==> v4: inputs <==
Design TL_UART, start of the top module:
module TL_UART #(
    parameter [15:0] C_DEFAULT_BAUD_RATE = 16'd868,
    parameter C_DEFAULT_TX_ON = 1,
    parameter C_DEFAULT_RX_ON = 1,
    parameter C_TILELINK_ID_WIDTH = 1
) (
    input  wire                           uart_clock_i,
    input  wire                           uart_reset_i,
    input  wire [                    2:0] uart_a_opcode,
    input  wire [                    2:0] uart_a_param,
    input  wire [                    2:0] uart_a_size,
    input  wire [C_TILELINK_ID_WIDTH-1:0] uart_a_source,
    input  wire [                   11:0] uart_a_address,
    input  wire [                    3:0] uart_a_mask,
    input  wire [                   31:0] uart_a_data,
    input  wire                           uart_a_corrupt,
    input  wire                           uart_a_valid,
    output wire                           uart_a_ready,
    output wire [                    2:0] uart_d_opcode,
    output wire [                    1:0] uart_d_param,
    output wire [                    2:0] uart_d_size,
    output wire [C_TILELINK_ID_WIDTH-1:0] uart_d_source,
    output wire                           uart_d_denied,
    output wire [                   31:0] uart_d_data,
    output wire                           uart_d_corrupt,
    output wire                           uart_d_valid,
    input  wire                           uart_d_ready,
    input  wire                           UART_RX,
    output wire                           UART_TX,
    output wire                           UART_RX_IRQ,
    output wire                           UART_TX_IRQ
);
export LEC_CHECK = 0
export ABC_AREA = 0
export CAP_MARGIN = 35
export CELL_PAD_IN_SITES_GLOBAL_PLACEMENT = 3
export CORE_ASPECT_RATIO = 1.47
export CORE_MARGIN = 2
export CORE_UTILIZATION = 47
export GPL_TIMING_DRIVEN = 1
export PLACE_DENSITY_LB_ADDON = 0.11
export SETUP_SLACK_MARGIN = 0.93
export SLEW_MARGIN = 20
export TNS_END_PERCENT = 10
create_clock -name core_clock -period 7.37 [get_ports {uart_clock_i}]
run.sh (not shown) runs the stock make flow with config.mk's settings and CLKGATE_MAP_FILE=.
==> inputs of v11, as changes to v4 <==
==> flow/config.mk (replaced) <==
export PLATFORM = sky130hd
export DESIGN_NAME = TL_UART
export DESIGN_NICKNAME = TL_UART
export VERILOG_FILES = /design/flow/design.v
export SDC_FILE = /design/flow/constraint.sdc
export NUM_CORES = 4
export LEC_CHECK = 0
export CAP_MARGIN = 20
export CORE_MARGIN = 2
export CORE_UTILIZATION = 72
export PLACE_DENSITY_LB_ADDON = 0.01
export SETUP_SLACK_MARGIN = 0.61
export SLEW_MARGIN = 20
==> flow/constraint.sdc (replaced) <==
create_clock -name core_clock -period 2.74 [get_ports {uart_clock_i}]
set_input_delay 0.5480 -clock core_clock [delete_from_list [all_inputs] [get_ports {uart_clock_i}]]
set_output_delay 0.5480 -clock core_clock [all_outputs]
set_load 0.01 [all_outputs]
==> inputs of v22, as changes to v4 <==
==> flow/config.mk (replaced) <==
export PLATFORM = sky130hd
export DESIGN_NAME = TL_UART
export DESIGN_NICKNAME = TL_UART
export VERILOG_FILES = /design/flow/design.v
export SDC_FILE = /design/flow/constraint.sdc
export NUM_CORES = 4
export LEC_CHECK = 0
export ABC_AREA = 0
export CAP_MARGIN = 15
export CORE_MARGIN = 10
export CORE_UTILIZATION = 56
export CTS_CLUSTER_SIZE = 89
export GPL_TIMING_DRIVEN = 1
export PLACE_DENSITY_LB_ADDON = 0.19
export SLEW_MARGIN = 20
==> flow/constraint.sdc (replaced) <==
create_clock -name core_clock -period 4.04 [get_ports {uart_clock_i}]
set_input_delay 0.8080 -clock core_clock [delete_from_list [all_inputs] [get_ports {uart_clock_i}]]
set_output_delay 0.8080 -clock core_clock [all_outputs]
set_load 0.01 [all_outputs]
==> inputs of v29, as changes to v4 <==
==> flow/config.mk (replaced) <==
export PLATFORM = sky130hd
export DESIGN_NAME = TL_UART
export DESIGN_NICKNAME = TL_UART
export VERILOG_FILES = /design/flow/design.v
export SDC_FILE = /design/flow/constraint.sdc
export NUM_CORES = 4
export LEC_CHECK = 0
export CAP_MARGIN = 20
export CORE_MARGIN = 2
export CORE_UTILIZATION = 72
export PLACE_DENSITY_LB_ADDON = 0.01
export SETUP_SLACK_MARGIN = 0.6
export SLEW_MARGIN = 20
==> flow/constraint.sdc (replaced) <==
create_clock -name core_clock -period 2.75 [get_ports {uart_clock_i}]
set_input_delay 0.5500 -clock core_clock [delete_from_list [all_inputs] [get_ports {uart_clock_i}]]
set_output_delay 0.5500 -clock core_clock [all_outputs]
set_load 0.01 [all_outputs]
==> impl_metrics.tcl <==
# implementation run metrics
set metrics [dict create \
    largestClassByArea "flip-flops and latches" \
    crit_start "uart_a_address[1]" \
    max_stage_delay_ns 0.78 \
    grt_start_max_net_pins 65 \
    intPower_w 0.00653 \
    outcome "timing/DRC/antenna clean" \
]
[end of results for v4]
==> impl_metrics.tcl <==
# implementation run metrics
set metrics [dict create \
    outcome "timing/DRC/antenna clean" \
    cts_sinks 702 \
    grt_start_max_net_pins 68 \
    max_stage_delay_ns 0.75 \
    power-top-group "registers" \
    largestClassByArea "flip-flops and latches" \
    hold_viol_final 0 \
    crit_start "rx_fifo_inst.write_ptr[2]$_SDFFCE_PN0P_" \
]
[end of results for v22]
==> impl_metrics.tcl <==
# implementation run metrics
set metrics [dict create \
    intPower_w 0.0174 \
    outcome "complete, but fails checks" \
    violations "setup timing" \
    setup_viol 3 \
    grt_start_max_net_pins 66 \
    crit_start "rx_fifo_inst.write_ptr[1]$_SDFFCE_PN0P_" \
    worst_slack_ns -0.322 \
    largestClassByArea "flip-flops and latches" \
]
[end of results for v29]
==> impl_metrics.tcl <==
# flow metrics
set metrics [dict create \
    outcome "aborted with a tool error" \
    haltStage "5_1_grt" \
    error_line "[ERROR GRT-0232] Routing congestion too high. Check the congestion heatmap in the GUI." \
    top_cell_area_share_pct 58.3 \
    top_cell "edfxtp_1" \
    clockBufferDepth 3 \
    dp.cells 2479 \
    core-area_um2 39800 \
    ys_ff 702 \
]
[end of results for v11]
No activity file was given, so power comes from the tool's default toggle rates.
